### flow/config.mk
export PLATFORM = sky130hd
export DESIGN_NAME = cordic
export DESIGN_NICKNAME = cordic
export VERILOG_FILES = /design/flow/design.v
export SDC_FILE = /design/flow/constraint.sdc
export NUM_CORES = 4
export LEC_CHECK = 0
export CAP_MARGIN = 20
export CORE_MARGIN = 2
export CORE_UTILIZATION = 66
export SLEW_MARGIN = 20
### flow/constraint.sdc
create_clock -name core_clock -period 2.57 [get_ports {clk}]
set_input_delay 0.5140 -clock core_clock [delete_from_list [all_inputs] [get_ports {clk}]]
set_output_delay 0.5140 -clock core_clock [all_outputs]
set_load 0.01 [all_outputs]
### flow/design.v
module cordic(clk, angle, sine, cosine);
  input clk;
  input signed [31:0] angle;  
  output signed [15:0] sine;  
  output signed [15:0] cosine;
  reg signed [15:0] x [0:12];
  reg signed [15:0] y [0:12];
  reg signed [31:0] z [0:12];
  parameter scaling_factor = 19896;  
  wire [1:0] sector;
  assign sector = angle[31:30];
  assign sine = y[12];
  assign cosine = x[12];
  wire signed [31:0] theta [0:12];
  assign theta [ 0] = 'h20000000;   
  assign theta [ 1] = 'h12E4051D;   
  assign theta [ 2] = 'h9FB385B;    
  assign theta [ 3] = 'h51111D4;    
  assign theta [ 4] = 'h28B0D43;    
  assign theta [ 5] = 'h145D7E1;    
  assign theta [ 6] = 'hA2F61E;     
  assign theta [ 7] = 'h517C55;     
  assign theta [ 8] = 'h28BE53;     
  assign theta [ 9] = 'h145F2E;     
  assign theta [10] = 'hA2F98;      
  assign theta [11] = 'h517CC;      
  assign theta [12] = 'h28BE6;      
  always @(posedge clk)
  begin 
    if (sector == 2'b00) begin
	  x[0] <= scaling_factor;
      y[0] <= 0;
      z[0] <= angle;      
    end
    else if  (sector == 2'b11) begin
	  x[0] <= scaling_factor;
      y[0] <= 0;
      z[0] <= angle;      
    end      
    else if (sector == 2'b01) begin
      x[0] <= -0;
      y[0] <= scaling_factor;
      z[0] <= {2'b00,angle[29:0]};      
    end
    else if (sector == 2'b10) begin
      x[0] <= 0;
      y[0] <= -scaling_factor;
      z[0] <= {2'b11,angle[29:0]};
    end
  end
  genvar i;
  generate
    for (i=0; i<13; i=i+1)
      begin
        wire sgn; 
	assign sgn = z[i][31];  
	wire signed [15:0] xnew, ynew;
        assign xnew = x[i] >>> i;  
        assign ynew = y[i] >>> i;
        always @(posedge clk)
          begin
            if (sgn==1)
              begin
                x[i+1] <= x[i]+ynew;
                y[i+1] <= y[i]-xnew;
                z[i+1] <= z[i]+theta[i];
              end
            else
              begin
                x[i+1] <= x[i]-ynew;
                y[i+1] <= y[i]+xnew;
                z[i+1] <= z[i]-theta[i];
              end
          end
      end
  endgenerate
endmodule
### flow/run.sh
#!/bin/bash
# the make line also repeats each setting of config.mk as NAME=value (left out here)
make -C /OpenROAD-flow-scripts/flow DESIGN_CONFIG=/design/flow/config.mk WORK_HOME=/design/flow/orfs CLKGATE_MAP_FILE= finish
==> results.yml, run 1 <==
# yosys + openroad results
run_status:
  status: "stopped before the end"
  halt_stage: "global routing (5_1_grt)"
  stop_error: "[ERROR GRT-0232] Routing congestion too high. Check the congestion heatmap in the GUI."
synth:
  synthAoiAreaFrac_pct: 19.7
  ys.flop_type: "sky130_fd_sc_hd__dfxtp_1"
  netlist.top_cell.by_area: "sky130_fd_sc_hd__dfxtp_1"
  mappedNetlistArea_um2: 46600
  ys_seq_share_pct: 31.1
  post_synth_num_cell_types: 83
  syn_nets: 5921
  postSynthAreaPerCell_um2: 9.04
  post_synth_top_area_share_pct: 31.1
  synthMuxAreaShare_pct: 1.05
  synthSimpleGateAreaFrac_pct: 11.7
  synth_warnings: 4
  ys_top_cells_by_count: "724 x sky130_fd_sc_hd__dfxtp_1, 697 x sky130_fd_sc_hd__ha_1, 561 x sky130_fd_sc_hd__a21oi_1"
  cell_count_after_synthesis: 5156
  area_contributors_post_synth: "sky130_fd_sc_hd__dfxtp_1 31%, sky130_fd_sc_hd__ha_1 19%, sky130_fd_sc_hd__xnor2_1 8.8%"
  post_synth_fa_ha_maj_area_fraction_pct: 20.2
  synth_stat.cells: 5156
  xor_area_share_pct: 13.4
  yosysMostFrequentCell: "sky130_fd_sc_hd__dfxtp_1"
  count_of_flip_flops_with_a_built_in_enable_after_synthesis: 0
  synth_flops: 724
  netlist_logic_family_top: "adder cells"
  postSynth.asyncResetShare_pct: 0
  yosys_stat_area_um2: 46600
placement:
  post_dp_cell_area_um2: 59600
  port-buffer-count: 64
  detail_placement_hpwl_um: 92700
  globalplace.congestion: 0.911
grt:
  grt_overflow_total: 11676
  global_route.usage.total_pct: 115
cts:
  cts_max_level: 3
  numCtsBuffers: 78
  numClockSinks: 724
  cts_max_path_buffers: 3
  holdBufCountCts: 0
  cts.root.buffer_cell: "sky130_fd_sc_hd__clkbuf_16"
floorplan:
  initial_core_util_pct: 66.6
  die_width_um: 270
  io_pins: 65
  fp.dieArea_um2: 72800
  design.core.area_um2: 70000
  die_y_um: 270
  row_count: 97
## stage by stage
step                      util, %  setup WS, ns  setup TNS, ns  std cells
after CTS                    94.5        -0.589         -42.34       7662
after detailed placement     85.1        -0.735         -55.46       7334
after global placement       85.1        -0.710         -41.54       7334
after floorplan                 -        -0.800         -53.03       5156
## per-layer routing
metal,GRT overflow,global-route usage [%]
met5,10,53.1
met4,2001,126
met3,115,84.4
met2,9439,163
met1,111,94.8
## timing repair
action	4_1_cts
gates cloned	1
buffers inserted	198
endpoints found under the setup margin	254
pin swaps	432
resized	516
==> run 2, diff against run 1 <==
Settings changed: ABC_AREA set to 1, CORE_ASPECT_RATIO set to 1.12, CORE_UTILIZATION 66 to 72, CTS_CLUSTER_DIAMETER set to 247, CTS_CLUSTER_SIZE set to 98, PLACE_DENSITY_LB_ADDON set to 0.08, SETUP_SLACK_MARGIN set to 0.19.
Clock period 2.57 ns to 1.03 ns, I/O delays scaled along.
==> results.yml, run 2 <==
# yosys + openroad results
run_status:
  status: "stopped before the end"
  halt_stage: "clock tree synthesis (4_1_cts)"
  stop_error: "[ERROR DPL-0038] Utilization greater than 100%, impossible to legalize"
synth:
  synthAoiAreaFrac_pct: 8.80
  cell_count_after_synthesis: 9176
  postSynthAreaPerCell_um2: 6.45
  post_synth_top_area_share_pct: 24.5
  synthSimpleGateAreaFrac_pct: 33.0
  synthMuxAreaShare_pct: 0.0338
  ys_seq_share_pct: 24.5
  ys.flop_type: "sky130_fd_sc_hd__dfxtp_1"
  synth_flops: 724
  netlist_logic_family_top: "simple AND/OR/NAND/NOR gates"
  count_of_flip_flops_with_a_built_in_enable_after_synthesis: 0
  syn_nets: 9941
  synth_warnings: 4
  area_contributors_post_synth: "sky130_fd_sc_hd__dfxtp_1 24%, sky130_fd_sc_hd__nand2_1 18%, sky130_fd_sc_hd__ha_1 15%"
  postSynth.asyncResetShare_pct: 0
  post_synth_fa_ha_maj_area_fraction_pct: 15.9
  synth_stat.cells: 9176
  xor_area_share_pct: 8.23
  mappedNetlistArea_um2: 59200
  yosysMostFrequentCell: "sky130_fd_sc_hd__nand2_1"
  netlist.top_cell.by_area: "sky130_fd_sc_hd__dfxtp_1"
  ys_top_cells_by_count: "2893 x sky130_fd_sc_hd__nand2_1, 1451 x sky130_fd_sc_hd__inv_1, 862 x sky130_fd_sc_hd__nor2_1"
  yosys_stat_area_um2: 59200
  post_synth_num_cell_types: 52
floorplan:
  die_y_um: 308
  row_count: 111
  initial_core_util_pct: 72.5
  fp.dieArea_um2: 84600
  io_pins: 65
  die_width_um: 275
  design.core.area_um2: 81700
placement:
  placed_cells_incl_taps: 11845
  globalplace.congestion: 1.06
  port-buffer-count: 64
  post_dp_cell_area_um2: 77800
  detail_placement_hpwl_um: 197000
-- run 2: through the flow --
step	setup WS, ns	hold slack [ns]
detailed placement	-1.73	0.312
global placement	-1.33	0.311
floorplan	-1.23	0.234
==> run 3, diff against run 2 <==
Settings changed: CELL_PAD_IN_SITES_DETAIL_PLACEMENT set to 2, CELL_PAD_IN_SITES_GLOBAL_PLACEMENT set to 2, CORE_ASPECT_RATIO 1.12 to 0.5, CORE_UTILIZATION 72 to 40, CTS_CLUSTER_DIAMETER 247 to not set, CTS_CLUSTER_SIZE 98 to 10, GPL_ROUTABILITY_DRIVEN set to 0, GPL_TIMING_DRIVEN set to 0, HOLD_SLACK_MARGIN set to 0.19, PLACE_DENSITY_LB_ADDON 0.08 to 0.12, SETUP_SLACK_MARGIN 0.19 to 0.13, SLEW_MARGIN 20 to 5, TNS_END_PERCENT set to 30.
Clock period 1.03 ns to 3.5 ns, I/O delays scaled along.
==> results.yml, run 3 <==
# physical design summary
run_status:
  status: "no timing/DRC/antenna violations"
worst_setup_path:
  crit_path_frequent_cell: "sky130_fd_sc_hd__nand2_1"
  reg2reg_from: "z[1][31]"
  cpLargestDelayFamily: "buffers and inverters"
  endpoint_kind: "flip-flop"
  cp-endpoint: "x[2][15]"
  crit_buf_inv: 5
  path_depth: 15
  r2r_setup_slack_ns: 0.29
  cp_max_fo: 29
  timing.critical_path.from: "z[1][31]"
  r2r_end: "x[2][15]"
  cp_cell_sequence: "buf_2, inv_1, buf_4, o21ai_0, xor2_1, ha_1, nand2_1, inv_1, nand2_1, nand2_1, nand3_1, nand3_1, inv_1, nand2_1, nand2_1"
  critPathSlowestCell: "sky130_fd_sc_hd__buf_4"
  required_time_reported_for_the_critical_path_endpoint_ns: 4.10
  worstSetupPathType: "flip-flop to flip-flop"
  worst-endpoint-arrival_ns: 3.81
  setup.worst_path.start_class: "flip-flop"
  crit_path_max_incr_delay_ns: 0.43
  ff2ff_path_depth: 15
grt:
  grt_pass1_wl_um: 361000
  grt_overflow_total: 0
  global_route.usage.total_pct: 29.0
  first_global_vias: 68544
  grt_start_max_net_pins: 31
  antenna_violations_before_repair: 0
cts:
  cts_max_path_buffers: 3
  cts_max_level: 3
  tritoncts: "done"
  clkSlewWorstSetupHoldPaths_ns: 0.06
  holdBufCountCts: 0
  cts.root.buffer_cell: "sky130_fd_sc_hd__clkbuf_16"
  numClockSinks: 724
  cts_setup_buffers: 0
  numCtsBuffers: 86
  clk_latency_ns: 0.71
placement:
  dp_worst_setup_slack_ns: -0.516
  port-buffer-count: 64
  detail_placement_hpwl_um: 174000
  post_dp_cell_area_um2: 62300
finish:
  nFillCells: 18268
  nets: 10093
  layout.core_utilization_pct: 44.3
  area_delta_synth_final_pct: 9.46
  final_area_um2: 64800
timing:
  fin_worst_hold_slack_ns: 0.324
  min_period_over_period_pct: 91.6
  finalWorstPathRequiredPeriod_ns: 3.21
  timing_hold_violations_final: 0
  timing.fmax_ghz: 0.312
  tightest_slew_ns: 0.794
  clock_skew_ns: 0.0311
  rsz0062_at_grt: "true"
  setup_viol: 0
  timing.final.ws_setup_ns: 0.294
  slew_headroom_pct: 46.7
  slew_violations: 0
route:
  drt-initial-drc-count: 1922
  remaining_drc_errors: 0
  vias_per_cell: 5.26
  insertedDiodeCount: 0
  drt-wirelength-per-cell_um: 19.5
  via_count: 59575
  ant_nets: 0
  drt-total-wl_um: 221000
  detailedRoute.firstPassIterationCount: 7
hold_path:
  min_from: "z[0][28]"
  worstHoldPathCells: 0
  holdPathEnd: "z[1][28]"
  hp-class: "flip-flop to flip-flop"
floorplan:
  die_y_um: 276
  design.core.area_um2: 146000
  initial_core_util_pct: 40.5
  fp.dieArea_um2: 151000
  io_pins: 65
  die_width_um: 548
  row_count: 99
job:
  cap_violations: 0
  openroad.warnings: 68
synth:
  netlist_logic_family_top: "simple AND/OR/NAND/NOR gates"
  post_synth_fa_ha_maj_area_fraction_pct: 15.9
  synth_stat.cells: 9176
  ys_seq_share_pct: 24.5
  yosys_stat_area_um2: 59200
  synthMuxAreaShare_pct: 0.0338
  synth_warnings: 4
  netlist.top_cell.by_area: "sky130_fd_sc_hd__dfxtp_1"
  mappedNetlistArea_um2: 59200
  xor_area_share_pct: 8.23
  syn_nets: 9941
  synthSimpleGateAreaFrac_pct: 33.0
  synth_flops: 724
  yosysMostFrequentCell: "sky130_fd_sc_hd__nand2_1"
  cell_count_after_synthesis: 9176
  post_synth_top_area_share_pct: 24.5
  ys.flop_type: "sky130_fd_sc_hd__dfxtp_1"
  post_synth_num_cell_types: 52
  synthAoiAreaFrac_pct: 8.80
  area_contributors_post_synth: "sky130_fd_sc_hd__dfxtp_1 24%, sky130_fd_sc_hd__nand2_1 18%, sky130_fd_sc_hd__ha_1 15%"
  ys_top_cells_by_count: "2893 x sky130_fd_sc_hd__nand2_1, 1451 x sky130_fd_sc_hd__inv_1, 862 x sky130_fd_sc_hd__nor2_1"
  postSynth.asyncResetShare_pct: 0
  postSynthAreaPerCell_um2: 6.45
  count_of_flip_flops_with_a_built_in_enable_after_synthesis: 0
==> run 3: timing repair <==
action,CTS,global route
pin swaps,0,1
setup endpoints to repair,157,74
resized,13,23
==> run 3: area by class of cell <==
type	count	area, um2	share of cell area (%)
Multi-Input combinational cell	6952	39100	60.3
Sequential cell	724	14500	22.4
Inverter	1463	5500	8.49
Tap cell	1969	2460	3.80
Clock buffer	110	2310	3.57
Timing Repair Buffer	64	641	0.988
Buffer	37	206	0.318
Clock inverter	12	123	0.189
==> run 3: metrics by stage <==
stage / std cells / setup TNS (ns)
6_report: 11331 / 0
2_1_floorplan: 9176 / 0
3_3_place_gp: 11209 / -7.25
5_1_grt: 11331 / 0
3_5_place_dp: 11209 / -11.11
4_1_cts: 11331 / 0
==> run 3: layer usage <==
layer / track usage (%) / vias to the layer above / part of all wire [%]
met5: 0 / - / 0
met4: 11.4 / 0 / 4.2
met3: 2.79 / 513 / 1.7
met2: 57.3 / 756 / 53
met1: 31.3 / 29098 / 41
li1: - / 29208 / -
==> run 4, diff against run 3 <==
Settings changed: GPL_TIMING_DRIVEN 0 to 1, PLACE_DENSITY_LB_ADDON 0.12 to 0.19, TNS_END_PERCENT 30 to 70.
==> results.yml, run 4 <==
# physical design summary
synth:
  synth_warnings: 4
  yosys_stat_area_um2: 59200
  area_contributors_post_synth: "sky130_fd_sc_hd__dfxtp_1 24%, sky130_fd_sc_hd__nand2_1 18%, sky130_fd_sc_hd__ha_1 15%"
  post_synth_fa_ha_maj_area_fraction_pct: 15.9
  synth_stat.cells: 9176
  netlist.top_cell.by_area: "sky130_fd_sc_hd__dfxtp_1"
  yosysMostFrequentCell: "sky130_fd_sc_hd__nand2_1"
  ys_seq_share_pct: 24.5
  count_of_flip_flops_with_a_built_in_enable_after_synthesis: 0
  synthMuxAreaShare_pct: 0.0338
  syn_nets: 9941
  post_synth_num_cell_types: 52
  synthAoiAreaFrac_pct: 8.80
  mappedNetlistArea_um2: 59200
  synthSimpleGateAreaFrac_pct: 33.0
  synth_flops: 724
  post_synth_top_area_share_pct: 24.5
  postSynthAreaPerCell_um2: 6.45
  ys.flop_type: "sky130_fd_sc_hd__dfxtp_1"
  ys_top_cells_by_count: "2893 x sky130_fd_sc_hd__nand2_1, 1451 x sky130_fd_sc_hd__inv_1, 862 x sky130_fd_sc_hd__nor2_1"
  xor_area_share_pct: 8.23
  netlist_logic_family_top: "simple AND/OR/NAND/NOR gates"
  cell_count_after_synthesis: 9176
  postSynth.asyncResetShare_pct: 0
worst_setup_path:
  setup.worst_path.start_class: "flip-flop"
  ff2ff_path_depth: 12
  crit_path_frequent_cell: "sky130_fd_sc_hd__nand2_1"
  timing.critical_path.from: "y[9][9]"
  r2r_setup_slack_ns: 0.26
  critPathSlowestCell: "sky130_fd_sc_hd__nor3_1"
  cp_cell_sequence: "nor3_1, nand4_1, ha_1, nand2_1, nand2_1, inv_1, ha_1, a21oi_1, o21ai_0, a21oi_1, nand2_1, xor2_1"
  reg2reg_from: "y[9][9]"
  crit_path_max_incr_delay_ns: 0.44
  worst-endpoint-arrival_ns: 3.83
  required_time_reported_for_the_critical_path_endpoint_ns: 4.09
  r2r_end: "x[10][10]"
  cp_max_fo: 4
  cpLargestDelayFamily: "simple AND/OR/NAND/NOR gates"
  worstSetupPathType: "flip-flop to flip-flop"
  endpoint_kind: "flip-flop"
  cp-endpoint: "x[10][10]"
  crit_buf_inv: 1
  path_depth: 12
timing:
  slew_headroom_pct: 45.2
  timing.fmax_ghz: 0.308
  rsz0062_at_grt: "true"
  fin_setup_tns_ns: 0
  clock_skew_ns: 0.0427
  tightest_slew_ns: 0.814
  min_period_over_period_pct: 92.6
  timing_hold_violations_final: 0
  setup_viol: 0
  finalWorstPathRequiredPeriod_ns: 3.24
  slew_violations: 0
cts:
  holdBufCountCts: 0
  clk_latency_ns: 0.71
  cts_max_level: 3
  clkSlewWorstSetupHoldPaths_ns: 0.07
  tritoncts: "done"
  numClockSinks: 724
  numCtsBuffers: 85
  cts.root.buffer_cell: "sky130_fd_sc_hd__clkbuf_16"
  cts_setup_buffers: 0
  cts_max_path_buffers: 3
  cts_resized: 0
finish:
  nets: 10081
  area_delta_synth_final_pct: 9.41
  final_area_um2: 64800
floorplan:
  design.core.area_um2: 146000
  die_width_um: 548
  row_count: 99
  die_y_um: 276
  initial_core_util_pct: 40.5
  io_pins: 65
  fp.dieArea_um2: 151000
hold_path:
  worstHoldPathCells: 0
  holdPathEnd: "z[1][6]"
  min_from: "z[0][6]"
  hp-class: "flip-flop to flip-flop"
grt:
  global_route.usage.total_pct: 30.5
  grt_overflow_total: 0
  grt_pass1_wl_um: 378000
  first_global_vias: 70514
  grt_start_max_net_pins: 35
  antenna_violations_before_repair: 0
route:
  drt-total-wl_um: 235000
  remaining_drc_errors: 0
  vias_per_cell: 5.36
  insertedDiodeCount: 0
  detailedRoute.firstPassIterationCount: 5
  drt-initial-drc-count: 2054
  via_count: 60643
  ant_nets: 0
  drt-wirelength-per-cell_um: 20.7
job:
  openroad.warnings: 68
  cap_violations: 0
placement:
  detail_placement_hpwl_um: 177000
  post_dp_cell_area_um2: 62300
  port-buffer-count: 64
run_status:
  status: "no timing/DRC/antenna violations"
[run 4: metrics by stage]
step / cells / hold slack [ns] / util [%] / setup slack (ns)
2_1_floorplan: 9176 / 0.310 / - / 0.741
3_3_place_gp: 11198 / 0.310 / 42.6 / 0.733
3_5_place_dp: 11198 / 0.314 / 42.6 / 0.495
4_1_cts: 11312 / 0.328 / 44.3 / 0.251
5_1_grt: 11312 / 0.330 / 44.3 / 0.0985
6_report: 11312 / 0.326 / 44.3 / 0.258
[run 4: layout make-up]
type | count | area, um2
Clock buffer | 108 | 2370
Clock inverter | 6 | 81.3
Fill cell | 18168 | 81600
Inverter | 1463 | 5490
Multi-Input combinational cell | 6952 | 39100
Sequential cell | 724 | 14500
Tap cell | 1969 | 2460
Timing Repair Buffer | 90 | 836
[run 4: routing by layer]
metal / wire length, um / vias to the layer above / global-route usage [%]
met5: 0 / - / 0
met4: 9920 / 0 / 12.3
met3: 4710 / 588 / 2.90
met2: 126000 / 947 / 60.4
met1: 94600 / 29933 / 32.7
li1: - / 29175 / -
==> run 5, diff against run 4 <==
Settings changed: ABC_AREA 1 to not set, CELL_PAD_IN_SITES_GLOBAL_PLACEMENT 2 to not set, CORE_ASPECT_RATIO 0.5 to 0.88, CORE_MARGIN 2 to 8, CORE_UTILIZATION 40 to 55, CTS_CLUSTER_SIZE 10 to not set, GPL_ROUTABILITY_DRIVEN 0 to 1, GPL_TIMING_DRIVEN 1 to not set, HOLD_SLACK_MARGIN 0.19 to not set, MAX_ROUTING_LAYER set to met4, PLACE_DENSITY_LB_ADDON 0.19 to 0.26, SETUP_SLACK_MARGIN 0.13 to 0.35, SLEW_MARGIN 5 to 20, TNS_END_PERCENT 70 to not set.
Clock period 3.5 ns to 5.12 ns, I/O delays scaled along.
==> results.yml, run 5 <==
# yosys + openroad results
run_status:
  stop_error: "[ERROR DPL-0033] detailed placement checks failed during check placement."
  status: "stopped before the end"
  halt_stage: "detailed placement (3_5_place_dp)"
synth:
  post_synth_top_area_share_pct: 31.1
  ys.flop_type: "sky130_fd_sc_hd__dfxtp_1"
  synthMuxAreaShare_pct: 1.05
  syn_nets: 5921
  count_of_flip_flops_with_a_built_in_enable_after_synthesis: 0
  netlist_logic_family_top: "adder cells"
  post_synth_num_cell_types: 83
  yosysMostFrequentCell: "sky130_fd_sc_hd__dfxtp_1"
  synth_warnings: 4
  netlist.top_cell.by_area: "sky130_fd_sc_hd__dfxtp_1"
  ys_top_cells_by_count: "724 x sky130_fd_sc_hd__dfxtp_1, 697 x sky130_fd_sc_hd__ha_1, 561 x sky130_fd_sc_hd__a21oi_1"
  mappedNetlistArea_um2: 46600
  cell_count_after_synthesis: 5156
  ys_seq_share_pct: 31.1
  postSynthAreaPerCell_um2: 9.04
  synthSimpleGateAreaFrac_pct: 11.7
  yosys_stat_area_um2: 46600
  synth_stat.cells: 5156
  xor_area_share_pct: 13.4
  post_synth_fa_ha_maj_area_fraction_pct: 20.2
  postSynth.asyncResetShare_pct: 0
  synth_flops: 724
  area_contributors_post_synth: "sky130_fd_sc_hd__dfxtp_1 31%, sky130_fd_sc_hd__ha_1 19%, sky130_fd_sc_hd__xnor2_1 8.8%"
  synthAoiAreaFrac_pct: 19.7
floorplan:
  initial_core_util_pct: 55.3
  die_width_um: 326
  die_y_um: 289
  design.core.area_um2: 84200
  io_pins: 65
  fp.dieArea_um2: 94300
  row_count: 100
placement:
  port-buffer-count: 64
  globalplace.congestion: 0.894
==> run 6, diff against run 5 <==
Settings changed: ABC_AREA set to 1, CELL_PAD_IN_SITES_DETAIL_PLACEMENT 2 to not set, CORE_ASPECT_RATIO 0.88 to not set, CORE_MARGIN 8 to 2, CORE_UTILIZATION 55 to 72, CTS_CLUSTER_DIAMETER set to 212, CTS_CLUSTER_SIZE set to 96, GPL_ROUTABILITY_DRIVEN 1 to 0, MAX_ROUTING_LAYER met4 to not set, PLACE_DENSITY set to 0.4, PLACE_DENSITY_LB_ADDON 0.26 to not set, SETUP_SLACK_MARGIN 0.35 to not set, TNS_END_PERCENT set to 5.
Clock period 5.12 ns to 1.97 ns, I/O delays scaled along.
==> results.yml, run 6 <==
# yosys + openroad results
floorplan:
  design.core.area_um2: 81700
  initial_core_util_pct: 72.5
  fp.dieArea_um2: 84600
  die_y_um: 291
  die_width_um: 291
  io_pins: 65
  row_count: 105
synth:
  xor_area_share_pct: 8.23
  synth_stat.cells: 9176
  synth_warnings: 4
  ys_seq_share_pct: 24.5
  area_contributors_post_synth: "sky130_fd_sc_hd__dfxtp_1 24%, sky130_fd_sc_hd__nand2_1 18%, sky130_fd_sc_hd__ha_1 15%"
  count_of_flip_flops_with_a_built_in_enable_after_synthesis: 0
  post_synth_num_cell_types: 52
  synthMuxAreaShare_pct: 0.0338
  yosys_stat_area_um2: 59200
  ys_top_cells_by_count: "2893 x sky130_fd_sc_hd__nand2_1, 1451 x sky130_fd_sc_hd__inv_1, 862 x sky130_fd_sc_hd__nor2_1"
  cell_count_after_synthesis: 9176
  synthAoiAreaFrac_pct: 8.80
  mappedNetlistArea_um2: 59200
  ys.flop_type: "sky130_fd_sc_hd__dfxtp_1"
  post_synth_top_area_share_pct: 24.5
  post_synth_fa_ha_maj_area_fraction_pct: 15.9
  netlist_logic_family_top: "simple AND/OR/NAND/NOR gates"
  yosysMostFrequentCell: "sky130_fd_sc_hd__nand2_1"
  postSynth.asyncResetShare_pct: 0
  netlist.top_cell.by_area: "sky130_fd_sc_hd__dfxtp_1"
  synth_flops: 724
  syn_nets: 9941
  synthSimpleGateAreaFrac_pct: 33.0
  postSynthAreaPerCell_um2: 6.45
grt:
  grt_overflow_total: 47
  global_route.usage.total_pct: 69.2
cts:
  numCtsBuffers: 11
  cts_max_path_buffers: 3
  holdBufCountCts: 0
  cts.root.buffer_cell: "sky130_fd_sc_hd__clkbuf_16"
  cts_max_level: 1
  numClockSinks: 724
placement:
  placed_cells_incl_taps: 11682
  detail_placement_hpwl_um: 149000
  port-buffer-count: 64
  post_dp_cell_area_um2: 72000
run_status:
  stop_error: "[ERROR GRT-0232] Routing congestion too high. Check the congestion heatmap in the GUI."
  halt_stage: "global routing (5_1_grt)"
  status: "stopped before the end"
==> run 6: routing by layer <==
layer	track usage [%]	overflow
met5	38.6	0
met3	50.7	3
met2	90.0	15
met4	65.3	27
met1	67.7	2
==> run 6: per-stage QoR <==
stage	setup slack (ns)	hold slack, ns	util, %	TNS, ns
2_1_floorplan	-0.310	0.310	-	-50.06
3_3_place_gp	-0.506	0.311	88.1	-95.82
3_5_place_dp	-0.679	0.312	88.1	-135.69
4_1_cts	-0.546	0.0680	91.8	-127.50
==> run 6: timing repair <==
action / 4_1_cts
pin swaps: 240
resized: 581
setup buffers: 49
endpoints found under the setup margin: 539
==> run 7, diff against run 6 <==
Settings changed: ABC_AREA 1 to not set, CORE_MARGIN 2 to 8, CORE_UTILIZATION 72 to 48, CTS_CLUSTER_DIAMETER 212 to not set, CTS_CLUSTER_SIZE 96 to 55, PLACE_DENSITY 0.4 to 0.83, SETUP_SLACK_MARGIN set to 1.77, SLEW_MARGIN 20 to 40.
Clock period 1.97 ns to 6.06 ns, I/O delays scaled along.
==> results.yml, run 7 <==
# physical design summary
grt:
  first_global_vias: 36138
  grt_pass1_wl_um: 158000
  grt_start_max_net_pins: 45
  global_route.usage.total_pct: 16.6
  antenna_violations_before_repair: 0
  grt_overflow_total: 0
cts:
  numCtsBuffers: 75
  cts_max_level: 3
  clkSlewWorstSetupHoldPaths_ns: 0.06
  tritoncts: "done"
  numClockSinks: 724
  cts.root.buffer_cell: "sky130_fd_sc_hd__clkbuf_16"
  clk_latency_ns: 0.63
  cts_max_path_buffers: 3
worst_setup_path:
  required_time_reported_for_the_critical_path_endpoint_ns: 6.58
  worstSetupPathType: "flip-flop to flip-flop"
  r2r_setup_slack_ns: 2.06
  reg2reg_from: "z[2][31]"
  path_depth: 12
  cp_max_fo: 20
  crit_path_max_incr_delay_ns: 0.61
  cp-endpoint: "z[3][31]"
  critPathSlowestCell: "sky130_fd_sc_hd__clkinv_1"
  cp_cell_sequence: "clkinv_1, ha_1, a211oi_2, o21a_1, o211ai_2, a311oi_2, o21ai_2, or3_1, and3_4, a311o_2, a21o_1, a21oi_2"
  crit_buf_inv: 1
  endpoint_kind: "flip-flop"
  cpLargestDelayFamily: "AND-OR/OR-AND gates"
  worst-endpoint-arrival_ns: 4.52
  r2r_end: "z[3][31]"
  timing.critical_path.from: "z[2][31]"
  ff2ff_path_depth: 12
  setup.worst_path.start_class: "flip-flop"
timing:
  tightest_slew_ns: 0.907
  clock_skew_ns: 0.0190
  setup_viol: 0
  fin_worst_hold_slack_ns: 0.321
  timing_hold_violations_final: 0
  rsz0062_at_grt: "false"
  fin_setup_tns_ns: 0
  timing.fmax_ghz: 0.250
  min_period_over_period_pct: 66.0
  timing.final.ws_setup_ns: 2.06
  slew_headroom_pct: 39.0
  slew_violations: 0
  finalWorstPathRequiredPeriod_ns: 4.00
finish:
  area_delta_synth_final_pct: 9.94
  nFillCells: 8300
  area_occupied_by_multi_input_gates_um2: 30800
  nets: 6012
  ff_latch_area_um2: 14500
hold_path:
  worstHoldPathCells: 0
  holdPathEnd: "z[1][1]"
  hp-class: "flip-flop to flip-flop"
  min_from: "z[0][1]"
floorplan:
  fp.dieArea_um2: 107000
  row_count: 114
  die_width_um: 328
  design.core.area_um2: 96400
  initial_core_util_pct: 48.3
  die_y_um: 328
  io_pins: 65
synth:
  cell_count_after_synthesis: 5156
  post_synth_num_cell_types: 83
  ys_seq_share_pct: 31.1
  area_contributors_post_synth: "sky130_fd_sc_hd__dfxtp_1 31%, sky130_fd_sc_hd__ha_1 19%, sky130_fd_sc_hd__xnor2_1 8.8%"
  postSynthAreaPerCell_um2: 9.04
  yosysMostFrequentCell: "sky130_fd_sc_hd__dfxtp_1"
  synthAoiAreaFrac_pct: 19.7
  post_synth_top_area_share_pct: 31.1
  synth_flops: 724
  postSynth.asyncResetShare_pct: 0
  mappedNetlistArea_um2: 46600
  post_synth_fa_ha_maj_area_fraction_pct: 20.2
  netlist.top_cell.by_area: "sky130_fd_sc_hd__dfxtp_1"
  xor_area_share_pct: 13.4
  ys.flop_type: "sky130_fd_sc_hd__dfxtp_1"
  synth_stat.cells: 5156
  count_of_flip_flops_with_a_built_in_enable_after_synthesis: 0
  netlist_logic_family_top: "adder cells"
  synthMuxAreaShare_pct: 1.05
  syn_nets: 5921
  yosys_stat_area_um2: 46600
  synth_warnings: 4
  ys_top_cells_by_count: "724 x sky130_fd_sc_hd__dfxtp_1, 697 x sky130_fd_sc_hd__ha_1, 561 x sky130_fd_sc_hd__a21oi_1"
  synthSimpleGateAreaFrac_pct: 11.7
route:
  remaining_drc_errors: 0
  drt-wirelength-per-cell_um: 14.1
  ant_nets: 0
  vias_per_cell: 5.51
  drt-total-wl_um: 92600
  insertedDiodeCount: 0
  detailedRoute.firstPassIterationCount: 6
  via_count: 36274
  drt-initial-drc-count: 1802
run_status:
  status: "no timing/DRC/antenna violations"
placement:
  port-buffer-count: 64
  detail_placement_hpwl_um: 71500
  dp_worst_setup_slack_ns: 2.05
job:
  cap_violations: 0
  openroad.warnings: 67
[run 7: repair_timing]
| item | CTS | global route |
|---|---|---|
| setup endpoints to repair | 0 | 3 |
| gates resized | 0 | 1 |
| hold buffers | 0 | 0 |
| setup buffers | 0 | 2 |
[run 7: cell type report]
cell class	count	share of cell area [%]
well taps	1276	3.12
clock buffers	105	4.26
repair buffers	76	1.43
clock inverters	27	0.676
flip-flops and latches	724	28.3
inverters	283	2.08
repair inverters	1	0.00977
multi-input cells	4086	60.1
[run 7: per-layer routing]
layer / vias up / share of wire [%] / GRT usage [%] / routed length [um]
met5: - / 0 / 0 / 0
met4: 0 / 3.5 / 6.58 / 3220
met3: 244 / 3.5 / 2.30 / 3200
met2: 827 / 52 / 32.3 / 48300
met1: 16638 / 41 / 17.7 / 37800
li1: 18565 / - / - / -
[run 7: stage by stage]
stage	utilization, %	cells	instance area [um2]
5_1_grt	53.1	6578	51200
4_1_cts	53.1	6575	51200
6_report	53.1	6578	51200
3_3_place_gp	50.5	6443	48700
3_5_place_dp	50.5	6443	48700
2_1_floorplan	-	5156	46600
==> run 8, diff against run 7 <==
Settings changed: ABC_AREA set to 1, CAP_MARGIN 20 to 0, CORE_MARGIN 8 to 2, CORE_UTILIZATION 48 to 72, CTS_CLUSTER_DIAMETER set to 365, CTS_CLUSTER_SIZE 55 to 96, GPL_ROUTABILITY_DRIVEN 0 to not set, PLACE_DENSITY 0.83 to 0.4, SETUP_SLACK_MARGIN 1.77 to not set, SLEW_MARGIN 40 to 20, TNS_END_PERCENT 5 to not set.
Clock period 6.06 ns to 2.25 ns, I/O delays scaled along.
==> results.yml, run 8 <==
# yosys + openroad results
synth:
  postSynth.asyncResetShare_pct: 0
  synth_flops: 724
  netlist_logic_family_top: "simple AND/OR/NAND/NOR gates"
  netlist.top_cell.by_area: "sky130_fd_sc_hd__dfxtp_1"
  mappedNetlistArea_um2: 59200
  cell_count_after_synthesis: 9176
  area_contributors_post_synth: "sky130_fd_sc_hd__dfxtp_1 24%, sky130_fd_sc_hd__nand2_1 18%, sky130_fd_sc_hd__ha_1 15%"
  post_synth_top_area_share_pct: 24.5
  yosysMostFrequentCell: "sky130_fd_sc_hd__nand2_1"
  postSynthAreaPerCell_um2: 6.45
  ys_seq_share_pct: 24.5
  synth_stat.cells: 9176
  synthSimpleGateAreaFrac_pct: 33.0
  synth_warnings: 4
  yosys_stat_area_um2: 59200
  post_synth_fa_ha_maj_area_fraction_pct: 15.9
  ys_top_cells_by_count: "2893 x sky130_fd_sc_hd__nand2_1, 1451 x sky130_fd_sc_hd__inv_1, 862 x sky130_fd_sc_hd__nor2_1"
  syn_nets: 9941
  post_synth_num_cell_types: 52
  synthAoiAreaFrac_pct: 8.80
  count_of_flip_flops_with_a_built_in_enable_after_synthesis: 0
  xor_area_share_pct: 8.23
  ys.flop_type: "sky130_fd_sc_hd__dfxtp_1"
  synthMuxAreaShare_pct: 0.0338
run_status:
  halt_stage: "global routing (5_1_grt)"
  stop_error: "[ERROR GRT-0232] Routing congestion too high. Check the congestion heatmap in the GUI."
  status: "stopped before the end"
grt:
  global_route.usage.total_pct: 119
  grt_overflow_total: 15034
floorplan:
  die_width_um: 291
  initial_core_util_pct: 72.5
  design.core.area_um2: 81700
  die_y_um: 291
  fp.dieArea_um2: 84600
  io_pins: 65
  row_count: 105
cts:
  cts_max_level: 1
  cts.root.buffer_cell: "sky130_fd_sc_hd__clkbuf_16"
  cts_max_path_buffers: 3
  numCtsBuffers: 11
  numClockSinks: 724
placement:
  globalplace.congestion: 1.04
  port-buffer-count: 64
  post_dp_cell_area_um2: 66700
  detail_placement_hpwl_um: 137000
[run 8: layer usage]
layer / track usage, % / overflow
met5: 79.1 / 47
met2: 170 / 12081
met4: 123 / 1963
met3: 90.6 / 446
met1: 96.6 / 497
[run 8: what timing repair did]
action,CTS
pin swaps,414
setup endpoints to repair,240
gates resized,918
endpoints found under the hold margin,0
gates cloned,0
hold buffers,0
setup buffers,95
[run 8: per-stage QoR]
| step | setup WS, ns | instances | hold slack, ns | TNS (ns) | utilization, % |
|---|---|---|---|---|---|
| after floorplan | -0.0111 | 9176 | 0.310 | -0.0166 | - |
| after global placement | -0.152 | 10999 | 0.311 | -10.83 | 81.6 |
| after detailed placement | -0.300 | 10999 | 0.312 | -26.22 | 81.6 |
| after CTS | -0.165 | 11108 | 0.146 | -5.67 | 87.2 |
==> run 9, diff against run 8 <==
Settings changed: CAP_MARGIN 0 to 30, CELL_PAD_IN_SITES_GLOBAL_PLACEMENT set to 2, CORE_ASPECT_RATIO set to 0.57, CORE_MARGIN 2 to 8, CORE_UTILIZATION 72 to 48, CTS_CLUSTER_DIAMETER 365 to not set, CTS_CLUSTER_SIZE 96 to 55, GPL_ROUTABILITY_DRIVEN set to 0, GPL_TIMING_DRIVEN set to 1, MIN_ROUTING_LAYER set to met2, PLACE_DENSITY 0.4 to not set, PLACE_DENSITY_LB_ADDON set to 0.22, SETUP_SLACK_MARGIN set to 1.77, SLEW_MARGIN 20 to 0, TNS_END_PERCENT set to 5.
Clock period 2.25 ns to 6.06 ns, I/O delays scaled along.
==> results.yml, run 9 <==
# yosys + openroad results
cts:
  cts_max_level: 3
  cts.root.buffer_cell: "sky130_fd_sc_hd__clkbuf_16"
  numClockSinks: 724
  holdBufCountCts: 0
  cts_max_path_buffers: 3
  cts_setup_buffers: 0
  numCtsBuffers: 78
  cts_resized: 0
placement:
  detail_placement_hpwl_um: 165000
  port-buffer-count: 64
  dp_worst_setup_slack_ns: 2.66
run_status:
  status: "stopped before the end"
  halt_stage: "global routing (5_1_grt)"
  stop_error: "[ERROR GRT-0116] Global routing finished with congestion. Check the congestion regions in the DRC Viewer."
synth:
  yosys_stat_area_um2: 59200
  synth_flops: 724
  post_synth_fa_ha_maj_area_fraction_pct: 15.9
  count_of_flip_flops_with_a_built_in_enable_after_synthesis: 0
  synth_stat.cells: 9176
  cell_count_after_synthesis: 9176
  post_synth_num_cell_types: 52
  synth_warnings: 4
  post_synth_top_area_share_pct: 24.5
  xor_area_share_pct: 8.23
  area_contributors_post_synth: "sky130_fd_sc_hd__dfxtp_1 24%, sky130_fd_sc_hd__nand2_1 18%, sky130_fd_sc_hd__ha_1 15%"
  synthMuxAreaShare_pct: 0.0338
  syn_nets: 9941
  ys_seq_share_pct: 24.5
  postSynthAreaPerCell_um2: 6.45
  synthSimpleGateAreaFrac_pct: 33.0
  netlist_logic_family_top: "simple AND/OR/NAND/NOR gates"
  mappedNetlistArea_um2: 59200
  netlist.top_cell.by_area: "sky130_fd_sc_hd__dfxtp_1"
  ys_top_cells_by_count: "2893 x sky130_fd_sc_hd__nand2_1, 1451 x sky130_fd_sc_hd__inv_1, 862 x sky130_fd_sc_hd__nor2_1"
  postSynth.asyncResetShare_pct: 0
  ys.flop_type: "sky130_fd_sc_hd__dfxtp_1"
  yosysMostFrequentCell: "sky130_fd_sc_hd__nand2_1"
  synthAoiAreaFrac_pct: 8.80
floorplan:
  die_y_um: 281
  fp.dieArea_um2: 135000
  die_width_um: 481
  io_pins: 65
  design.core.area_um2: 123000
  initial_core_util_pct: 48.3
  row_count: 97
grt:
  global_route.usage.total_pct: 57.8
  grt_overflow_total: 48
-- run 9: routing by layer --
layer | GRT overflow | track usage [%]
met5 | 6 | 60.3
met4 | 2 | 25.6
met3 | 40 | 83.1
met1 | - | -
met2 | 0 | 53.5
-- run 9: through the flow --
| stage | hold slack [ns] | util [%] | cells | area [um2] |
|---|---|---|---|---|
| CTS | 0.320 | 52.7 | 10997 | 64600 |
| detailed placement | 0.312 | 50.5 | 10854 | 61900 |
| floorplan | 0.310 | - | 9176 | 59200 |
| global placement | 0.310 | 50.4 | 10851 | 61800 |
==> run 10, diff against run 9 <==
Settings changed: CAP_MARGIN 30 to 20, CELL_PAD_IN_SITES_GLOBAL_PLACEMENT 2 to not set, CORE_ASPECT_RATIO 0.57 to 0.88, CORE_MARGIN 8 to 2, CORE_UTILIZATION 48 to 58, CTS_CLUSTER_SIZE 55 to 57, GPL_ROUTABILITY_DRIVEN 0 to 1, GPL_TIMING_DRIVEN 1 to not set, HOLD_SLACK_MARGIN set to 0.07, MIN_ROUTING_LAYER met2 to not set, PLACE_DENSITY_LB_ADDON 0.22 to 0.2, SETUP_SLACK_MARGIN 1.77 to not set, SLEW_MARGIN 0 to 40, TNS_END_PERCENT 5 to not set.
Clock period 6.06 ns to 4.74 ns, I/O delays scaled along.
==> results.yml, run 10 <==
# physical design summary
run_status:
  status: "no timing/DRC/antenna violations"
route:
  drt-initial-drc-count: 3741
  detailedRoute.firstPassIterationCount: 6
  remaining_drc_errors: 0
  via_count: 56301
  drt-total-wl_um: 158000
  ant_nets: 0
  insertedDiodeCount: 0
  vias_per_cell: 5.26
  drt-wirelength-per-cell_um: 14.7
grt:
  grt_overflow_total: 0
  grt_use_met1_pct: 37.6
  grt_start_max_net_pins: 39
  first_global_vias: 53350
  global_route.usage.total_pct: 29.8
  grt_util_met3_pct: 3.49
  grt_pass1_wl_um: 259000
  groute.layer.met2.usage_pct: 52.1
  top_usage_layer: "met2"
  antenna_violations_before_repair: 1
synth:
  post_synth_fa_ha_maj_area_fraction_pct: 15.9
  synthAoiAreaFrac_pct: 8.80
  xor_area_share_pct: 8.23
  yosys_stat_area_um2: 59200
  postSynthAreaPerCell_um2: 6.45
  ys_top_cells_by_count: "2893 x sky130_fd_sc_hd__nand2_1, 1451 x sky130_fd_sc_hd__inv_1, 862 x sky130_fd_sc_hd__nor2_1"
  synthSimpleGateAreaFrac_pct: 33.0
  netlist_logic_family_top: "simple AND/OR/NAND/NOR gates"
  synthMuxAreaShare_pct: 0.0338
  mappedNetlistArea_um2: 59200
  synth_stat.cells: 9176
  postSynth.asyncResetShare_pct: 0
  cell_count_after_synthesis: 9176
  post_synth_num_cell_types: 52
  area_contributors_post_synth: "sky130_fd_sc_hd__dfxtp_1 24%, sky130_fd_sc_hd__nand2_1 18%, sky130_fd_sc_hd__ha_1 15%"
  ys.flop_type: "sky130_fd_sc_hd__dfxtp_1"
  syn_nets: 9941
  netlist.top_cell.by_area: "sky130_fd_sc_hd__dfxtp_1"
  post_synth_top_area_share_pct: 24.5
  ys_seq_share_pct: 24.5
  yosysMostFrequentCell: "sky130_fd_sc_hd__nand2_1"
  synth_warnings: 4
  count_of_flip_flops_with_a_built_in_enable_after_synthesis: 0
  synth_flops: 724
cts:
  cts_setup_buffers: 0
  cts_max_path_buffers: 3
  cts_resized: 0
  holdBufCountCts: 0
  cts.root.buffer_cell: "sky130_fd_sc_hd__clkbuf_16"
  clk_latency_ns: 0.67
  cts_max_level: 3
  numClockSinks: 724
  numCtsBuffers: 81
  clkSlewWorstSetupHoldPaths_ns: 0.07
  tritoncts: "done"
timing:
  timing.fmax_ghz: 0.301
  fin_setup_tns_ns: 0
  rsz0062_at_grt: "false"
  timing_hold_violations_final: 0
  tightest_slew_ns: 0.746
  setup_viol: 0
  fin_worst_hold_slack_ns: 0.325
  slew_violations: 0
  timing.final.ws_setup_ns: 1.41
  min_period_over_period_pct: 70.2
  finalWorstPathRequiredPeriod_ns: 3.33
  slew_headroom_pct: 50.2
  clock_skew_ns: 0.0327
finish:
  final_area_um2: 64200
  nFillCells: 9496
  layout.core_utilization_pct: 63.7
  area_occupied_by_multi_input_gates_um2: 39100
  post_layout_nonfiller_instances: 10698
  ff_latch_area_um2: 14500
  area_delta_synth_final_pct: 8.40
  nets: 10069
job:
  openroad.warnings: 67
  cap_violations: 0
worst_setup_path:
  cp_cell_sequence: "buf_4, clkinv_1, buf_4, ha_1, nand2_1, inv_1, a21oi_2, inv_1, nand2_1, nand2_1, nor2_1, inv_1, a21oi_1"
  crit_path_max_incr_delay_ns: 0.50
  cpLargestDelayFamily: "buffers and inverters"
  timing.critical_path.from: "z[3][31]"
  crit_buf_inv: 6
  r2r_end: "z[4][31]"
  required_time_reported_for_the_critical_path_endpoint_ns: 5.23
  cp_max_fo: 26
  endpoint_kind: "flip-flop"
  path_depth: 13
  worstSetupPathType: "flip-flop to flip-flop"
  reg2reg_from: "z[3][31]"
  cp-endpoint: "z[4][31]"
  setup.worst_path.start_class: "flip-flop"
  ff2ff_path_depth: 13
  critPathSlowestCell: "sky130_fd_sc_hd__clkinv_1"
  worst-endpoint-arrival_ns: 3.82
  r2r_setup_slack_ns: 1.41
placement:
  port-buffer-count: 64
  globalplace.congestion: 0.948
  placed_cells_incl_taps: 10553
  detail_placement_hpwl_um: 131000
  post_dp_cell_area_um2: 61500
  dp_worst_setup_slack_ns: 1.50
hold_path:
  holdPathEnd: "z[1][17]"
  min_from: "z[0][17]"
  worstHoldPathCells: 0
  hp-class: "flip-flop to flip-flop"
floorplan:
  io_pins: 65
  die_y_um: 304
  row_count: 109
  design.core.area_um2: 101000
  fp.dieArea_um2: 105000
  initial_core_util_pct: 58.8
  die_width_um: 345
==> run 10: routing by layer <==
layer,routed length (um),up-vias
met5,0,-
met4,5450,0
met3,7410,348
met2,74600,1450
met1,70200,25231
li1,-,29272
==> run 10: final cells by class <==
class	instances	area share [%]
repair buffers	82	1.21
flip-flops and latches	724	22.6
clock buffers	105	3.54
well taps	1332	2.60
multi-input cells	6952	60.8
clock inverters	40	0.688
inverters	1463	8.56
==> run 11, diff against run 10 <==
Settings changed: CORE_ASPECT_RATIO 0.88 to 1.12, CORE_UTILIZATION 58 to 72, CTS_CLUSTER_DIAMETER set to 338, CTS_CLUSTER_SIZE 57 to 98, GPL_ROUTABILITY_DRIVEN 1 to not set, HOLD_SLACK_MARGIN 0.07 to not set, PLACE_DENSITY_LB_ADDON 0.2 to 0.08, SETUP_SLACK_MARGIN set to 0.31, SLEW_MARGIN 40 to 20, TNS_END_PERCENT set to 5.
Clock period 4.74 ns to 1.03 ns, I/O delays scaled along.
==> results.yml, run 11 <==
# yosys + openroad results
cts:
  cts_max_level: 1
  numCtsBuffers: 11
  numClockSinks: 724
  cts.root.buffer_cell: "sky130_fd_sc_hd__clkbuf_16"
  cts_max_path_buffers: 3
run_status:
  stop_error: "[ERROR GRT-0116] Global routing finished with congestion. Check the congestion regions in the DRC Viewer."
  status: "stopped before the end"
  halt_stage: "global routing (5_1_grt)"
floorplan:
  io_pins: 65
  fp.dieArea_um2: 84600
  initial_core_util_pct: 72.5
  die_y_um: 308
  row_count: 111
  die_width_um: 275
  design.core.area_um2: 81700
grt:
  global_route.usage.total_pct: 92.1
  grt_overflow_total: 2442
placement:
  post_dp_cell_area_um2: 74300
  port-buffer-count: 64
  detail_placement_hpwl_um: 165000
  globalplace.congestion: 1.03
synth:
  postSynthAreaPerCell_um2: 6.45
  synthAoiAreaFrac_pct: 8.80
  post_synth_top_area_share_pct: 24.5
  synth_flops: 724
  ys_seq_share_pct: 24.5
  count_of_flip_flops_with_a_built_in_enable_after_synthesis: 0
  yosysMostFrequentCell: "sky130_fd_sc_hd__nand2_1"
  synth_warnings: 4
  post_synth_fa_ha_maj_area_fraction_pct: 15.9
  post_synth_num_cell_types: 52
  netlist.top_cell.by_area: "sky130_fd_sc_hd__dfxtp_1"
  ys.flop_type: "sky130_fd_sc_hd__dfxtp_1"
  synthMuxAreaShare_pct: 0.0338
  synth_stat.cells: 9176
  mappedNetlistArea_um2: 59200
  netlist_logic_family_top: "simple AND/OR/NAND/NOR gates"
  area_contributors_post_synth: "sky130_fd_sc_hd__dfxtp_1 24%, sky130_fd_sc_hd__nand2_1 18%, sky130_fd_sc_hd__ha_1 15%"
  postSynth.asyncResetShare_pct: 0
  cell_count_after_synthesis: 9176
  ys_top_cells_by_count: "2893 x sky130_fd_sc_hd__nand2_1, 1451 x sky130_fd_sc_hd__inv_1, 862 x sky130_fd_sc_hd__nor2_1"
  synthSimpleGateAreaFrac_pct: 33.0
  yosys_stat_area_um2: 59200
  xor_area_share_pct: 8.23
  syn_nets: 9941
run 11: metrics by stage:
step           instances  setup WS [ns]
2_1_floorplan       9176          -1.25
3_3_place_gp       11925          -1.38
3_5_place_dp       11925          -1.66
4_1_cts            12014          -1.49
run 11: metal layers:
layer	overflow	GRT usage [%]
met2	1564	106
met4	678	97.8
met5	18	63.0
met3	88	81.2
met1	94	87.1
run 11: repair_timing:
action | in CTS
pin swaps | 247
buffers inserted | 54
endpoints found under the hold margin | 19
endpoints found under the setup margin | 680
hold buffers | 19
resized | 618
==> run 12, diff against run 11 <==
Settings changed: CORE_ASPECT_RATIO 1.12 to not set, CORE_UTILIZATION 72 to 71, CTS_CLUSTER_DIAMETER 338 to not set, CTS_CLUSTER_SIZE 98 to 56, HOLD_SLACK_MARGIN set to 0.25, PLACE_DENSITY_LB_ADDON 0.08 to 0.14, SETUP_SLACK_MARGIN 0.31 to 0.27, SLEW_MARGIN 20 to 10, TNS_END_PERCENT 5 to not set.
Clock period 1.03 ns to 3.5 ns, I/O delays scaled along.
==> results.yml, run 12 <==
# physical design summary
run_status:
  status: "no timing/DRC/antenna violations"
synth:
  postSynthAreaPerCell_um2: 6.45
  ys_seq_share_pct: 24.5
  netlist.top_cell.by_area: "sky130_fd_sc_hd__dfxtp_1"
  post_synth_fa_ha_maj_area_fraction_pct: 15.9
  ys_top_cells_by_count: "2893 x sky130_fd_sc_hd__nand2_1, 1451 x sky130_fd_sc_hd__inv_1, 862 x sky130_fd_sc_hd__nor2_1"
  ys.flop_type: "sky130_fd_sc_hd__dfxtp_1"
  netlist_logic_family_top: "simple AND/OR/NAND/NOR gates"
  post_synth_num_cell_types: 52
  syn_nets: 9941
  cell_count_after_synthesis: 9176
  count_of_flip_flops_with_a_built_in_enable_after_synthesis: 0
  area_contributors_post_synth: "sky130_fd_sc_hd__dfxtp_1 24%, sky130_fd_sc_hd__nand2_1 18%, sky130_fd_sc_hd__ha_1 15%"
  postSynth.asyncResetShare_pct: 0
  synth_warnings: 4
  yosys_stat_area_um2: 59200
  synthAoiAreaFrac_pct: 8.80
  post_synth_top_area_share_pct: 24.5
  synth_stat.cells: 9176
  synthMuxAreaShare_pct: 0.0338
  synthSimpleGateAreaFrac_pct: 33.0
  synth_flops: 724
  xor_area_share_pct: 8.23
  mappedNetlistArea_um2: 59200
  yosysMostFrequentCell: "sky130_fd_sc_hd__nand2_1"
route:
  drt-total-wl_um: 161000
  remaining_drc_errors: 0
  vias_per_cell: 5.62
  detailedRoute.firstPassIterationCount: 8
  via_count: 58739
  drt-wirelength-per-cell_um: 15.4
  ant_nets: 0
  drt-initial-drc-count: 4575
  insertedDiodeCount: 0
cts:
  cts.root.buffer_cell: "sky130_fd_sc_hd__clkbuf_16"
  numClockSinks: 724
  cts_resized: 0
  cts_max_level: 3
  cts_setup_buffers: 0
  clkSlewWorstSetupHoldPaths_ns: 0.06
  cts_max_path_buffers: 3
  holdBufCountCts: 0
  clk_latency_ns: 0.66
  numCtsBuffers: 81
  tritoncts: "done"
grt:
  grt_overflow_total: 0
  grt_pass1_wl_um: 264000
  global_route.usage.total_pct: 36.9
  first_global_vias: 55980
  grt_start_max_net_pins: 30
  antenna_violations_before_repair: 0
timing:
  fin_setup_tns_ns: 0
  slew_violations: 0
  timing_hold_violations_final: 0
  finalWorstPathRequiredPeriod_ns: 2.92
  slew_headroom_pct: 50.3
  tightest_slew_ns: 0.738
  rsz0062_at_grt: "false"
  min_period_over_period_pct: 83.4
  fin_worst_hold_slack_ns: 0.325
  setup_viol: 0
  timing.final.ws_setup_ns: 0.581
  timing.fmax_ghz: 0.343
  clock_skew_ns: 0.0245
finish:
  final_area_um2: 64000
  layout.core_utilization_pct: 77.7
  area_delta_synth_final_pct: 8.14
  nFillCells: 6476
  nets: 10082
  post_layout_nonfiller_instances: 10451
floorplan:
  row_count: 105
  fp.dieArea_um2: 85700
  io_pins: 65
  design.core.area_um2: 82400
  die_width_um: 293
  initial_core_util_pct: 71.9
  die_y_um: 293
job:
  cap_violations: 0
  openroad.warnings: 67
worst_setup_path:
  timing.critical_path.from: "z[5][31]"
  reg2reg_from: "z[5][31]"
  endpoint_kind: "flip-flop"
  cp-endpoint: "y[6][14]"
  crit_path_frequent_cell: "sky130_fd_sc_hd__nand2_1"
  setup.worst_path.start_class: "flip-flop"
  r2r_end: "y[6][14]"
  worstSetupPathType: "flip-flop to flip-flop"
  cp_max_fo: 16
  cp_cell_sequence: "inv_1, nand2_1, xor2_1, ha_1, a21oi_1, nand2_1, nand2_1, nand2_1, nand3b_1, nand2_1, xor2_1"
  path_depth: 11
  worst-endpoint-arrival_ns: 3.46
  required_time_reported_for_the_critical_path_endpoint_ns: 4.04
  critPathSlowestCell: "sky130_fd_sc_hd__dfxtp_1"
  r2r_setup_slack_ns: 0.58
  crit_buf_inv: 1
  crit_path_max_incr_delay_ns: 0.64
  cpLargestDelayFamily: "simple AND/OR/NAND/NOR gates"
  ff2ff_path_depth: 11
placement:
  placed_cells_incl_taps: 10304
  detail_placement_hpwl_um: 129000
  port-buffer-count: 64
  post_dp_cell_area_um2: 61300
  globalplace.congestion: 0.999
  dp_worst_setup_slack_ns: 0.725
hold_path:
  worstHoldPathCells: 0
  min_from: "z[0][22]"
  hp-class: "flip-flop to flip-flop"
  holdPathEnd: "z[1][22]"
run 12: final cells by class:
class                           count  area, um2  share of cell area (%)
Clock buffer                      110       2370                    3.70
Clock inverter                     37        417                   0.651
Inverter                         1463       5490                    8.58
Multi-Input combinational cell   6952      39100                    61.0
Sequential cell                   724      14500                    22.6
Tap cell                         1070       1340                    2.09
Timing Repair Buffer               95        873                    1.36
run 12: layer usage:
| layer | GRT usage, % | vias up | wire length, um |
|---|---|---|---|
| li1 | - | 29297 | - |
| met1 | 45.1 | 26625 | 67400 |
| met2 | 65.5 | 2300 | 76300 |
| met3 | 4.29 | 517 | 10200 |
| met4 | 15.4 | 0 | 6930 |
| met5 | 0 | - | 0 |
==> run 13, diff against run 12 <==
Settings changed: ABC_AREA 1 to not set, CORE_UTILIZATION 71 to 72, CTS_CLUSTER_DIAMETER set to 147, CTS_CLUSTER_SIZE 56 to not set, HOLD_SLACK_MARGIN 0.25 to not set, PLACE_DENSITY_LB_ADDON 0.14 to not set, SETUP_SLACK_MARGIN 0.27 to -0.21, SLEW_MARGIN 10 to 20.
Clock period 3.5 ns to 2.75 ns, I/O delays scaled along.
==> results.yml, run 13 <==
# yosys + openroad results
synth:
  ys_top_cells_by_count: "724 x sky130_fd_sc_hd__dfxtp_1, 697 x sky130_fd_sc_hd__ha_1, 561 x sky130_fd_sc_hd__a21oi_1"
  syn_nets: 5921
  yosysMostFrequentCell: "sky130_fd_sc_hd__dfxtp_1"
  post_synth_fa_ha_maj_area_fraction_pct: 20.2
  synth_warnings: 4
  post_synth_num_cell_types: 83
  ys.flop_type: "sky130_fd_sc_hd__dfxtp_1"
  synth_stat.cells: 5156
  synthMuxAreaShare_pct: 1.05
  netlist_logic_family_top: "adder cells"
  count_of_flip_flops_with_a_built_in_enable_after_synthesis: 0
  postSynthAreaPerCell_um2: 9.04
  synth_flops: 724
  synthSimpleGateAreaFrac_pct: 11.7
  area_contributors_post_synth: "sky130_fd_sc_hd__dfxtp_1 31%, sky130_fd_sc_hd__ha_1 19%, sky130_fd_sc_hd__xnor2_1 8.8%"
  synthAoiAreaFrac_pct: 19.7
  cell_count_after_synthesis: 5156
  mappedNetlistArea_um2: 46600
  xor_area_share_pct: 13.4
  ys_seq_share_pct: 31.1
  yosys_stat_area_um2: 46600
  post_synth_top_area_share_pct: 31.1
  postSynth.asyncResetShare_pct: 0
  netlist.top_cell.by_area: "sky130_fd_sc_hd__dfxtp_1"
floorplan:
  row_count: 93
  die_width_um: 258
  design.core.area_um2: 64200
  die_y_um: 258
  fp.dieArea_um2: 66800
  initial_core_util_pct: 72.6
  io_pins: 65
cts:
  numClockSinks: 724
  numCtsBuffers: 79
  cts.root.buffer_cell: "sky130_fd_sc_hd__clkbuf_16"
  holdBufCountCts: 0
  cts_max_level: 3
  cts_max_path_buffers: 3
run_status:
  halt_stage: "global routing (5_1_grt)"
  status: "stopped before the end"
  stop_error: "[ERROR DPL-0038] Utilization greater than 100%, impossible to legalize"
placement:
  globalplace.congestion: 0.962
  port-buffer-count: 64
  detail_placement_hpwl_um: 92000
  placed_cells_incl_taps: 6953
  post_dp_cell_area_um2: 56200
run 13: timing repair:
action,CTS
cloned,1
setup endpoints to repair,130
gates resized,321
buffers inserted,123
pin swaps,212
run 13: per-stage QoR:
stage	TNS (ns)	worst slack, ns	hold WS [ns]
3_3_place_gp	-22.27	-0.463	0.310
4_1_cts	-28.16	-0.374	0.321
3_5_place_dp	-35.83	-0.527	0.312
2_1_floorplan	-33.20	-0.620	0.310
==> run 14, diff against run 13 <==
Settings changed: ABC_AREA set to 0, CAP_MARGIN 20 to 25, CELL_PAD_IN_SITES_DETAIL_PLACEMENT set to 1, CORE_ASPECT_RATIO set to 0.5, CORE_MARGIN 2 to 7, CORE_UTILIZATION 72 to 26, CTS_CLUSTER_DIAMETER 147 to not set, CTS_CLUSTER_SIZE set to 57, HOLD_SLACK_MARGIN set to 0.25, PLACE_DENSITY set to 0.68, SETUP_SLACK_MARGIN -0.21 to 0.27, SLEW_MARGIN 20 to 10.
Clock period 2.75 ns to 3.5 ns, I/O delays scaled along.
==> results.yml, run 14 <==
# physical design summary
run_status:
  status: "no timing/DRC/antenna violations"
cts:
  cts.root.buffer_cell: "sky130_fd_sc_hd__clkbuf_16"
  cts_max_path_buffers: 3
  cts_max_level: 3
  holdBufCountCts: 0
  clkSlewWorstSetupHoldPaths_ns: 0.07
  tritoncts: "done"
  numClockSinks: 724
  numCtsBuffers: 73
  clk_latency_ns: 0.68
synth:
  synthSimpleGateAreaFrac_pct: 11.7
  syn_nets: 5921
  postSynth.asyncResetShare_pct: 0
  cell_count_after_synthesis: 5156
  netlist_logic_family_top: "adder cells"
  synth_warnings: 4
  ys.flop_type: "sky130_fd_sc_hd__dfxtp_1"
  synth_stat.cells: 5156
  post_synth_fa_ha_maj_area_fraction_pct: 20.2
  mappedNetlistArea_um2: 46600
  post_synth_top_area_share_pct: 31.1
  yosysMostFrequentCell: "sky130_fd_sc_hd__dfxtp_1"
  synth_flops: 724
  postSynthAreaPerCell_um2: 9.04
  xor_area_share_pct: 13.4
  ys_seq_share_pct: 31.1
  synthMuxAreaShare_pct: 1.05
  area_contributors_post_synth: "sky130_fd_sc_hd__dfxtp_1 31%, sky130_fd_sc_hd__ha_1 19%, sky130_fd_sc_hd__xnor2_1 8.8%"
  netlist.top_cell.by_area: "sky130_fd_sc_hd__dfxtp_1"
  yosys_stat_area_um2: 46600
  post_synth_num_cell_types: 83
  ys_top_cells_by_count: "724 x sky130_fd_sc_hd__dfxtp_1, 697 x sky130_fd_sc_hd__ha_1, 561 x sky130_fd_sc_hd__a21oi_1"
  synthAoiAreaFrac_pct: 19.7
  count_of_flip_flops_with_a_built_in_enable_after_synthesis: 0
grt:
  global_route.usage.total_pct: 12.9
  grt_start_max_net_pins: 36
  antenna_violations_before_repair: 1
  grt_pass1_wl_um: 212000
  grt_overflow_total: 0
  first_global_vias: 41636
floorplan:
  die_width_um: 613
  design.core.area_um2: 177000
  die_y_um: 313
  initial_core_util_pct: 26.3
  fp.dieArea_um2: 192000
  row_count: 109
  io_pins: 65
worst_setup_path:
  r2r_setup_slack_ns: 0.08
  reg2reg_from: "y[3][3]"
  endpoint_kind: "flip-flop"
  path_depth: 15
  setup.worst_path.start_class: "flip-flop"
  crit_buf_inv: 2
  cp_max_fo: 4
  critPathSlowestCell: "sky130_fd_sc_hd__or4_4"
  timing.critical_path.from: "y[3][3]"
  ff2ff_path_depth: 15
  worstSetupPathType: "flip-flop to flip-flop"
  r2r_end: "x[4][15]"
  cp_cell_sequence: "inv_1, ha_1, nand2b_1, or4_4, nor2_4, buf_4, a21oi_1, xnor2_1, ha_1, o211ai_1, o21ai_2, o41ai_2, o21bai_1, a21oi_2, xor2_1"
  crit_path_max_incr_delay_ns: 0.45
  required_time_reported_for_the_critical_path_endpoint_ns: 4.12
  cpLargestDelayFamily: "AND-OR/OR-AND gates"
  worst-endpoint-arrival_ns: 4.04
  cp-endpoint: "x[4][15]"
  crit_path_frequent_cell: "sky130_fd_sc_hd__ha_1"
route:
  ant_nets: 0
  detailedRoute.firstPassIterationCount: 5
  detailroute.wirelength.met3_um: 4450
  drt-total-wl_um: 141000
  drt-initial-drc-count: 2077
  vias_per_cell: 5.05
  drt-wirelength-per-cell_um: 18.0
  remaining_drc_errors: 0
  routed_length_on_met1_um: 58200
  met2_wirelength_um: 72700
  highest_layer: "met4"
  via_count: 39634
timing:
  timing.final.ws_setup_ns: 0.0830
  tightest_slew_ns: 0.819
  clock_skew_ns: 0.0246
  fin_worst_hold_slack_ns: 0.323
  finalWorstPathRequiredPeriod_ns: 3.42
  setup_viol: 0
  rsz0062_at_grt: "true"
  min_period_over_period_pct: 97.6
  timing_hold_violations_final: 0
  timing.fmax_ghz: 0.293
  fin_setup_tns_ns: 0
  slew_headroom_pct: 45.3
  slew_violations: 0
placement:
  dp_worst_setup_slack_ns: 0.0183
  port-buffer-count: 64
  post_dp_cell_area_um2: 50900
  globalplace.congestion: 0.866
  detail_placement_hpwl_um: 92900
hold_path:
  holdPathEnd: "z[1][8]"
  worstHoldPathCells: 0
  hp-class: "flip-flop to flip-flop"
  min_from: "z[0][8]"
finish:
  layout.core_utilization_pct: 31.6
  area_delta_synth_final_pct: 20.0
  nets: 6160
  final_area_um2: 55900
  nFillCells: 20531
job:
  cap_violations: 0
  openroad.warnings: 70
[run 14: metal layers]
| metal | GRT usage [%] | up-vias |
|---|---|---|
| li1 | - | 18832 |
| met1 | 14.9 | 19372 |
| met2 | 24.2 | 992 |
| met3 | 1.55 | 438 |
| met4 | 5.08 | 0 |
| met5 | 0 | - |
[run 14: per-stage QoR]
step | std cells
after floorplan | 5156
after global placement | 7608
after detailed placement | 7608
after CTS | 7775
after global routing | 7840
final | 7841
[run 14: what timing repair did]
item | in CTS | in global routing
setup buffers | 30 | 62
gates resized | 141 | 261
setup endpoints to repair | 73 | 109
gates cloned | 3 | 3
pin swaps | 29 | 129
[run 14: final cells by class]
type	instances	area, um2	area share [%]
Sequential cell	724	14600	26.1
Timing Repair Buffer	226	2140	3.82
Inverter	283	1100	1.97
Clock buffer	95	2020	3.62
Timing Repair inverter	1	5.00	0.00895
Antenna cell	1	2.50	0.00447
Clock inverter	39	478	0.854
Multi-Input combinational cell	4086	32600	58.3
Tap cell	2386	2990	5.34
